==> build 42 <==
// breakout
module breakout(
    input logic clk,
    input logic right,
    input logic left,
    input logic reset,
    output logic [2:0] red,
    output logic [2:0] green,
    output logic [2:0] blue,
    output logic hsync,
    output logic vsync
    );
==> flow/config.mk <==
export PLATFORM = sky130hd
export DESIGN_NAME = breakout
export DESIGN_NICKNAME = breakout
export VERILOG_FILES = /design/flow/design.v
export SDC_FILE = /design/flow/constraint.sdc
export NUM_CORES = 4
export LEC_CHECK = 0
export ABC_AREA = 1
export CAP_MARGIN = 20
export CELL_PAD_IN_SITES_DETAIL_PLACEMENT = 2
export CORE_MARGIN = 2
export CORE_UTILIZATION = 46
export CTS_CLUSTER_DIAMETER = 70
export MIN_ROUTING_LAYER = met2
export PLACE_DENSITY_LB_ADDON = 0.07
export SLEW_MARGIN = 5
export TNS_END_PERCENT = 35
==> flow/constraint.sdc <==
create_clock -name core_clock -period 8.29 [get_ports {clk}]
set_input_delay 1.6580 -clock core_clock [delete_from_list [all_inputs] [get_ports {clk}]]
set_output_delay 1.6580 -clock core_clock [all_outputs]
set_load 0.01 [all_outputs]
run.sh (not shown) runs the stock make flow with config.mk's settings and CLKGATE_MAP_FILE=.
==> inputs of build 62, as changes to build 42 <==
ABC_AREA = default   (was 1)
CELL_PAD_IN_SITES_DETAIL_PLACEMENT = default   (was 2)
CORE_UTILIZATION = 24   (was 46)
CTS_CLUSTER_DIAMETER = 251   (was 70)
CTS_CLUSTER_SIZE = 99   (was default)
MIN_ROUTING_LAYER = met1   (was met2)
PLACE_DENSITY = 0.87   (was default)
PLACE_DENSITY_LB_ADDON = default   (was 0.07)
SLEW_MARGIN = 20   (was 5)
==> inputs of build 21, as changes to build 42 <==
ABC_AREA = default   (was 1)
CELL_PAD_IN_SITES_DETAIL_PLACEMENT = default   (was 2)
CORE_UTILIZATION = 71   (was 46)
HOLD_SLACK_MARGIN = -0.09   (was default)
MIN_ROUTING_LAYER = met1   (was met2)
PLACE_DENSITY_LB_ADDON = 0.27   (was 0.07)
SLEW_MARGIN = 20   (was 5)
==> flow/constraint.sdc (replaced) <==
create_clock -name core_clock -period 4.44 [get_ports {clk}]
set_input_delay 0.8880 -clock core_clock [delete_from_list [all_inputs] [get_ports {clk}]]
set_output_delay 0.8880 -clock core_clock [all_outputs]
set_load 0.01 [all_outputs]
==> qor summary <==
Outcome: build 62 no timing/DRC/antenna violations; build 21 failed layout checks; build 42 aborted with a tool error
Last stage reached: build 62 -; build 21 -; build 42 detailed placement (3_5_place_dp)
Reasons for failing layout checks: build 62 -; build 21 negative setup slack; build 42 -
Non-filler cells, final: build 62 1,706; build 21 1,412; build 42 -
Crit path max fanout: build 62 7; build 21 3; build 42 -
Launching point of the worst reg2reg path: build 62 game_inst.ballX[0]$_SDFFE_PP0P_; build 21 game_inst.ballX[6]$_SDFFE_PP0P_; build 42 -
Worst path required time: build 62 6.63 ns; build 21 3.55 ns; build 42 -
Number of cells on the worst hold path: build 62 1; build 21 1; build 42 -
Power per cell area: build 62 163 mW/mm^2; build 21 301 mW/mm^2; build 42 -
DRT Wirelength: build 62 27,400 um; build 21 27,200 um; build 42 -
Chip area: build 62 0.0435 mm^2; build 21 0.0151 mm^2; build 42 0.0256 mm^2
Worst setup path startpoint: build 62 game_inst.paddlePosition[2]$_SDFFE_PP0P_; build 21 game_inst.a[2]$_SDFFE_PP1P_; build 42 -
Largest cell class by area: build 62 combinational gates; build 21 combinational gates; build 42 -
Setup slack of the most critical reg-to-reg path: build 62 4.47 ns; build 21 0.70 ns; build 42 -
Basic-gate share of the synthesized area counting and, or, nand and nor cells: build 62 20.4%; build 21 20.4%; build 42 34.8%
Fraction of the mapped netlist area in compound gates: build 62 23.8%; build 21 23.8%; build 42 13.0%
GR Layer Usage met1: build 62 14.5%; build 21 47.9%; build 42 -
Net switching power: build 62 551 uW; build 21 971 uW; build 42 -
GP Congestion: build 62 0.901; build 21 0.933; build 42 0.956
Maximum clock insertion buffer count: build 62 2; build 21 2; build 42 -
Avg Cell Area, Syn: build 62 8.46 um^2; build 21 8.46 um^2; build 42 6.56 um^2
Total count of max-transition violations in the final report: build 62 0; build 21 0; build 42 -
Number of vias per cell after detailed routing: build 62 5.36; build 21 6.57; build 42 -
Path length in cells of the critical path: build 62 15; build 21 16; build 42 -
Count of clock buffers in the final design: build 62 17; build 21 18; build 42 -
Fin util: build 62 27.2%; build 21 80.1%; build 42 -
Clk sink count: build 62 156; build 21 156; build 42 -
Die H: build 62 209 um; build 21 123 um; build 42 160 um

==> inputs of wip/willow <==
Starting RTL as in the previous note.
clock: 8.0 ns
lec_check: 0
abc_area: 1
cap_margin: 20
core_margin: 2
core_utilization: 44
cts_cluster_diameter: 259
cts_cluster_size: 100
slew_margin: 20
tns_end_percent: 100
==> wip/onyx: changes against wip/willow <==
CORE_ASPECT_RATIO = 1.23   (was not set)
CORE_UTILIZATION = 72   (was 44)
CTS_CLUSTER_DIAMETER = not set   (was 259)
CTS_CLUSTER_SIZE = 97   (was 100)
TNS_END_PERCENT = 10   (was 100)
==> flow/constraint.sdc (replaced) <==
create_clock -name core_clock -period 4.36 [get_ports {clk}]
set_input_delay 0.8720 -clock core_clock [delete_from_list [all_inputs] [get_ports {clk}]]
set_output_delay 0.8720 -clock core_clock [all_outputs]
set_load 0.01 [all_outputs]
==> wip/indigo: changes against wip/willow <==
ABC_AREA = not set   (was 1)
CORE_UTILIZATION = 40   (was 44)
CTS_CLUSTER_DIAMETER = not set   (was 259)
CTS_CLUSTER_SIZE = not set   (was 100)
TNS_END_PERCENT = not set   (was 100)
==> flow/constraint.sdc (replaced) <==
create_clock -name core_clock -period 6.49 [get_ports {clk}]
set_input_delay 1.2980 -clock core_clock [delete_from_list [all_inputs] [get_ports {clk}]]
set_output_delay 1.2980 -clock core_clock [all_outputs]
set_load 0.01 [all_outputs]
==> summary of the runs <==
wip/indigo finished clean. wip/onyx finished clean. wip/willow completed without violations.
Between wip/onyx and wip/willow, the lower first-iteration DRC count is in wip/willow (gap 33%, measured against wip/willow).
In wip/willow the sequential power is lower than in wip/indigo, by about 20%.
In wip/indigo the power is lower than in wip/onyx, by 34%.
Non-clock buffer count: wip/onyx > wip/willow > wip/indigo.
Power is estimated from default activity; no workload was simulated.
